run A:
## decode
module decode(
	clk		,
	rst_n		,
	data_in	,
	data_out	
	);
	input clk;
	input rst_n;
	input [1:0] data_in;	 
	output reg data_out;
	wire [1:0] dis_00,dis_01,dis_10,dis_11;
	wire [31:0] add_1,add_2,add_3,add_4,add_5,add_6,add_7,add_8;
	reg [9:0]	path_s0,path_s1,path_s2,path_s3;   
	reg [31:0]	dis_s0,dis_s1,dis_s2,dis_s3;
	reg [19:0]count_clear;
	assign dis_00=data_in[1]+data_in[0];
	assign dis_01=data_in[1]+(data_in[0]^1'b1);
	assign dis_10=(data_in[1]^1'b1)+data_in[0];
	assign dis_11=(data_in[1]^1'b1)+(data_in[0]^1'b1);
	always @(posedge clk or negedge rst_n)
		if (rst_n==1'b0)
			count_clear<=20'b0;
		else if (count_clear>=20'd50000)
			count_clear<=20'b0;
		else
			count_clear<=count_clear+1'b1;
	assign add_1=dis_00+dis_s0;  
	assign add_2=dis_11+dis_s2;
	always @(posedge clk or negedge rst_n)
	begin
		if (rst_n==1'b0) 
			begin
				path_s0=10'b0;
				dis_s0=32'b0;
			end
		else if (count_clear==20'd50000)
			begin
				path_s0=10'b0;
				dis_s0=32'b0;
			end
		else if (add_1<=add_2)
			begin
				path_s0<={path_s0[8:0],1'b0};
				dis_s0<=add_1;
			end
		else 
			begin
				path_s0<={path_s2[8:0],1'b0};
				dis_s0<=add_2;
			end
	end
	assign add_3=dis_11+dis_s0;
	assign add_4=dis_00+dis_s2;
	always @(posedge clk or negedge rst_n)
	begin
		if (rst_n==1'b0) 
			begin
				path_s1=10'b0;
				dis_s1=32'b0;
			end
		else if (count_clear==20'd50000)
			begin
				path_s1=10'b0;
				dis_s1=32'b0;
			end
		else if (add_3<=add_4)
			begin
				path_s1<={path_s0[8:0],1'b1};
				dis_s1<=add_3;
			end
		else 
			begin
				path_s1<={path_s2[8:0],1'b1};
				dis_s1<=add_4;
			end
	end
	assign add_5=dis_01+dis_s1;
	assign add_6=dis_10+dis_s3;
	always @(posedge clk or negedge rst_n)
  ...
For scale: roughly 2,300 cells after synthesis, ~180 flip-flops, ~19,000 um2 of cells after synthesis.
clock: 4.87 ns
lec_check: 0
cap_margin: 20
core_margin: 2
core_utilization: 71
cts_cluster_diameter: 353
cts_cluster_size: 37
hold_slack_margin: -0.09
place_density: 0.64
slew_margin: 20
run.sh (not shown) runs the stock make flow with config.mk's settings and CLKGATE_MAP_FILE=.
Run A did not run to completion, as it errored out during global routing.
## Diff of input files: run B against run A
Settings: swapping 37 for 42 in CTS_CLUSTER_SIZE; clearing CTS_CLUSTER_DIAMETER, which used to be 353; swapping 71 for 69 in CORE_UTILIZATION; clearing HOLD_SLACK_MARGIN, which used to be -0.09; putting SETUP_SLACK_MARGIN at 1.11 where nothing was set; swapping 4.87 for 4.33 in the clock period (ns, I/O delays scaled along).
==> results <==
Run B did not make it past global routing, where a tool error ended it. Worst slack at placement delta (run B − run A): unfavourable. Summary of the comparison: initial cell density of the core is lower in run B, relative to run A. Number of cells after detailed placement ended up 126 higher on run B than on run A. Diff run A -> run B: register area share after synthesis essentially unchanged, die outline area increased about 3%, post-DP HPWL increased about 6%. Of run B and run A, the run reporting the higher row count was run B. Between run B and run A, the async set-or-reset flop fraction in the synthesized netlist figures differ only marginally.
The following lists how run C was set up differently from run B:
Settings: PLACE_DENSITY no longer set, was 0.64; SETUP_SLACK_MARGIN no longer set, was 1.11; CORE_UTILIZATION now 65, was 69; CTS_CLUSTER_SIZE no longer set, was 42; the clock period (ns, I/O delays scaled along) now 4.74, was 4.33.
==> comparison <==
[flow] run C | stages: complete | final checks: fail | reason: negative setup slack. Vertical extent of the die grows by a few percent when moving from run B to run C. Re placeable core area: run C is 6.4% up on run B. Compared to run B, run C has core utilization at floorplan 4.2 points lower. Cmp run C and run B / die size / lower: run B. Run B → run C: number of resized instances in the post-cts repair step now smaller, yosys synthesis chip area comparable. Routability congestion estimate from global placement ended up about 4.7% lower on run C than on run B. Re synthesized-area fraction occupied by and/or/nand/nor cells: no difference whatsoever between run B and run C. In run C the site row count turned out 2 higher than in run B. Relative to run B, the cell count after placement measured on run C has decreased slightly.

The RTL this note starts from:
==> flow/design.v <==
module decode(
	clk		,
	rst_n		,
	data_in	,
	data_out	
	);
	input clk;
	input rst_n;
	input [1:0] data_in;	 
	output reg data_out;
	wire [1:0] dis_00,dis_01,dis_10,dis_11;
	wire [31:0] add_1,add_2,add_3,add_4,add_5,add_6,add_7,add_8;
	reg [9:0]	path_s0,path_s1,path_s2,path_s3;   
	reg [31:0]	dis_s0,dis_s1,dis_s2,dis_s3;
	reg [19:0]count_clear;
	assign dis_00=data_in[1]+data_in[0];
	assign dis_01=data_in[1]+(data_in[0]^1'b1);
	assign dis_10=(data_in[1]^1'b1)+data_in[0];
	assign dis_11=(data_in[1]^1'b1)+(data_in[0]^1'b1);
	always @(posedge clk or negedge rst_n)
		if (rst_n==1'b0)
			count_clear<=20'b0;
		else if (count_clear>=20'd50000)
			count_clear<=20'b0;
		else
			count_clear<=count_clear+1'b1;
	assign add_1=dis_00+dis_s0;  
	assign add_2=dis_11+dis_s2;
	always @(posedge clk or negedge rst_n)
	begin
		if (rst_n==1'b0) 
			begin
				path_s0=10'b0;
				dis_s0=32'b0;
			end
		else if (count_clear==20'd50000)
			begin
				path_s0=10'b0;
				dis_s0=32'b0;
			end
		else if (add_1<=add_2)
			begin
				path_s0<={path_s0[8:0],1'b0};
				dis_s0<=add_1;
			end
		else 
			begin
				path_s0<={path_s2[8:0],1'b0};
				dis_s0<=add_2;
			end
	end
	assign add_3=dis_11+dis_s0;
	assign add_4=dis_00+dis_s2;
	always @(posedge clk or negedge rst_n)
	begin
		if (rst_n==1'b0) 
			begin
				path_s1=10'b0;
				dis_s1=32'b0;
			end
		else if (count_clear==20'd50000)
			begin
				path_s1=10'b0;
				dis_s1=32'b0;
			end
		else if (add_3<=add_4)
			begin
				path_s1<={path_s0[8:0],1'b1};
				dis_s1<=add_3;
			end
		else 
			begin
				path_s1<={path_s2[8:0],1'b1};
				dis_s1<=add_4;
			end
	end
	assign add_5=dis_01+dis_s1;
	assign add_6=dis_10+dis_s3;
	always @(posedge clk or negedge rst_n)
	begin
		if (rst_n==1'b0)
			begin
				path_s2=10'b0;
				dis_s2=32'b0;
			end
		else if (count_clear==20'd50000)
			begin
				path_s2=10'b0;
				dis_s2=32'b0;
			end
		else if (add_5<=add_6)
			begin
				path_s2<={path_s1[8:0],1'b0};
				dis_s2<=add_5;
			end
		else 
			begin
				path_s2<={path_s3[8:0],1'b0};
				dis_s2<=add_6;
			end
	end
	assign add_7=dis_10+dis_s1;
	assign add_8=dis_01+dis_s3;
	always @(posedge clk or negedge rst_n)
	begin
		if (rst_n==1'b0)
			begin
				path_s3=10'b0;
				dis_s3=32'b0;
			end
		else if (count_clear==20'd50000)
			begin
				path_s3=10'b0;
				dis_s3=32'b0;
			end
		else if (add_7<add_8)
			begin
				path_s3<={path_s1[8:0],1'b1};
				dis_s3<=add_7;
			end
		else 
			begin
				path_s3<={path_s3[8:0],1'b1};
				dis_s3<=add_8;
			end
	end
	always @(*)
	begin
		if ((dis_s0<=dis_s1)&&(dis_s0<=dis_s2)&&(dis_s0<=dis_s3))
			data_out<=path_s0[9];
		else if ((dis_s1<=dis_s0)&&(dis_s1<=dis_s2)&&(dis_s1<=dis_s3))
			data_out<=path_s1[9];
		else if ((dis_s2<=dis_s0)&&(dis_s2<=dis_s1)&&(dis_s2<=dis_s3))
			data_out<=path_s2[9];
		else  data_out<=path_s3[9];
	end
endmodule
make LEC_CHECK=0 ABC_AREA=1 CAP_MARGIN=35 CORE_MARGIN=2 CORE_UTILIZATION=72 CTS_CLUSTER_DIAMETER=98 CTS_CLUSTER_SIZE=20 HOLD_SLACK_MARGIN=-0.04 MAX_ROUTING_LAYER=met4 PLACE_DENSITY_LB_ADDON=0.3 SLEW_MARGIN=15 TNS_END_PERCENT=65 finish   # period 4.78 ns
The baseline finished but fails on negative setup slack.
Then changed:
--- a/flow/config.mk
+++ b/flow/config.mk
@@ -8 +8 @@
-export ABC_AREA = 1
+export ABC_AREA = 0
@@ -9,0 +10 @@
+export CELL_PAD_IN_SITES_DETAIL_PLACEMENT = 1
@@ -11,2 +12,2 @@
-export CORE_UTILIZATION = 72
-export CTS_CLUSTER_DIAMETER = 98
+export CORE_UTILIZATION = 60
+export CTS_CLUSTER_DIAMETER = 320
@@ -14 +14,0 @@
-export HOLD_SLACK_MARGIN = -0.04
@@ -16 +16,2 @@
-export PLACE_DENSITY_LB_ADDON = 0.3
+export MIN_ROUTING_LAYER = met2
+export PLACE_DENSITY_LB_ADDON = 0.03
==> flow/constraint.sdc (replaced) <==
create_clock -name core_clock -period 6.69 [get_ports {clk}]
set_input_delay 1.3380 -clock core_clock [delete_from_list [all_inputs] [get_ports {clk}]]
set_output_delay 1.3380 -clock core_clock [all_outputs]
set_load 0.01 [all_outputs]
This time the run failed in global routing (5_1_grt) with GRT-0116.
Synthesized area drops by 7.5%.
Synthesized cell count drops by about 25%.
Die area climbs by 11%.
Then changed:
--- a/flow/config.mk
+++ b/flow/config.mk
@@ -11 +11,2 @@
-export CORE_MARGIN = 2
+export CELL_PAD_IN_SITES_GLOBAL_PLACEMENT = 2
+export CORE_MARGIN = 4
@@ -15,2 +16,4 @@
-export MAX_ROUTING_LAYER = met4
-export MIN_ROUTING_LAYER = met2
+export GPL_ROUTABILITY_DRIVEN = 1
+export HOLD_SLACK_MARGIN = -0.01
+export MAX_ROUTING_LAYER = met5
+export MIN_ROUTING_LAYER = met1
@@ -18 +21,2 @@
-export SLEW_MARGIN = 15
+export SETUP_SLACK_MARGIN = 0.89
+export SLEW_MARGIN = 40
=> This time the run did not get past global placement without I/O (3_1_place_gp_skip_io), error FLW-0024. Area after synthesis does not change. Die area went up by about 4.4%. Synthesized cell count stays the same.
Then changed:
==> flow/config.mk (replaced) <==
export PLATFORM = sky130hd
export DESIGN_NAME = decode
export DESIGN_NICKNAME = decode
export VERILOG_FILES = /design/flow/design.v
export SDC_FILE = /design/flow/constraint.sdc
export NUM_CORES = 4
export LEC_CHECK = 0
export CAP_MARGIN = 20
export CORE_MARGIN = 2
export CORE_UTILIZATION = 72
export PLACE_DENSITY = 0.4
export SLEW_MARGIN = 20
export TNS_END_PERCENT = 10
==> flow/constraint.sdc (replaced) <==
create_clock -name core_clock -period 4.57 [get_ports {clk}]
set_input_delay 0.9140 -clock core_clock [delete_from_list [all_inputs] [get_ports {clk}]]
set_output_delay 0.9140 -clock core_clock [all_outputs]
set_load 0.01 [all_outputs]
This time the run did not get past global routing (5_1_grt), error GRT-0116.
Area after synthesis stays the same.
Synthesized cell count does not change.
Die area went down by about 20%.
Then changed:
--- a/flow/config.mk
+++ b/flow/config.mk
@@ -7,0 +8 @@
+export ABC_AREA = 0
@@ -11 +12,3 @@
-export PLACE_DENSITY = 0.4
+export HOLD_SLACK_MARGIN = -0.08
+export PLACE_DENSITY = 0.67
+export SETUP_SLACK_MARGIN = 0.98
@@ -13 +15,0 @@
-export TNS_END_PERCENT = 10
==> flow/constraint.sdc (replaced) <==
create_clock -name core_clock -period 6.0 [get_ports {clk}]
set_input_delay 1.2000 -clock core_clock [delete_from_list [all_inputs] [get_ports {clk}]]
set_output_delay 1.2000 -clock core_clock [all_outputs]
set_load 0.01 [all_outputs]
After rerunning:
- The changed run completed with no timing, DRC or antenna violations
- die size stays the same
- synthesized area is unchanged
- synthesized cell count does not change
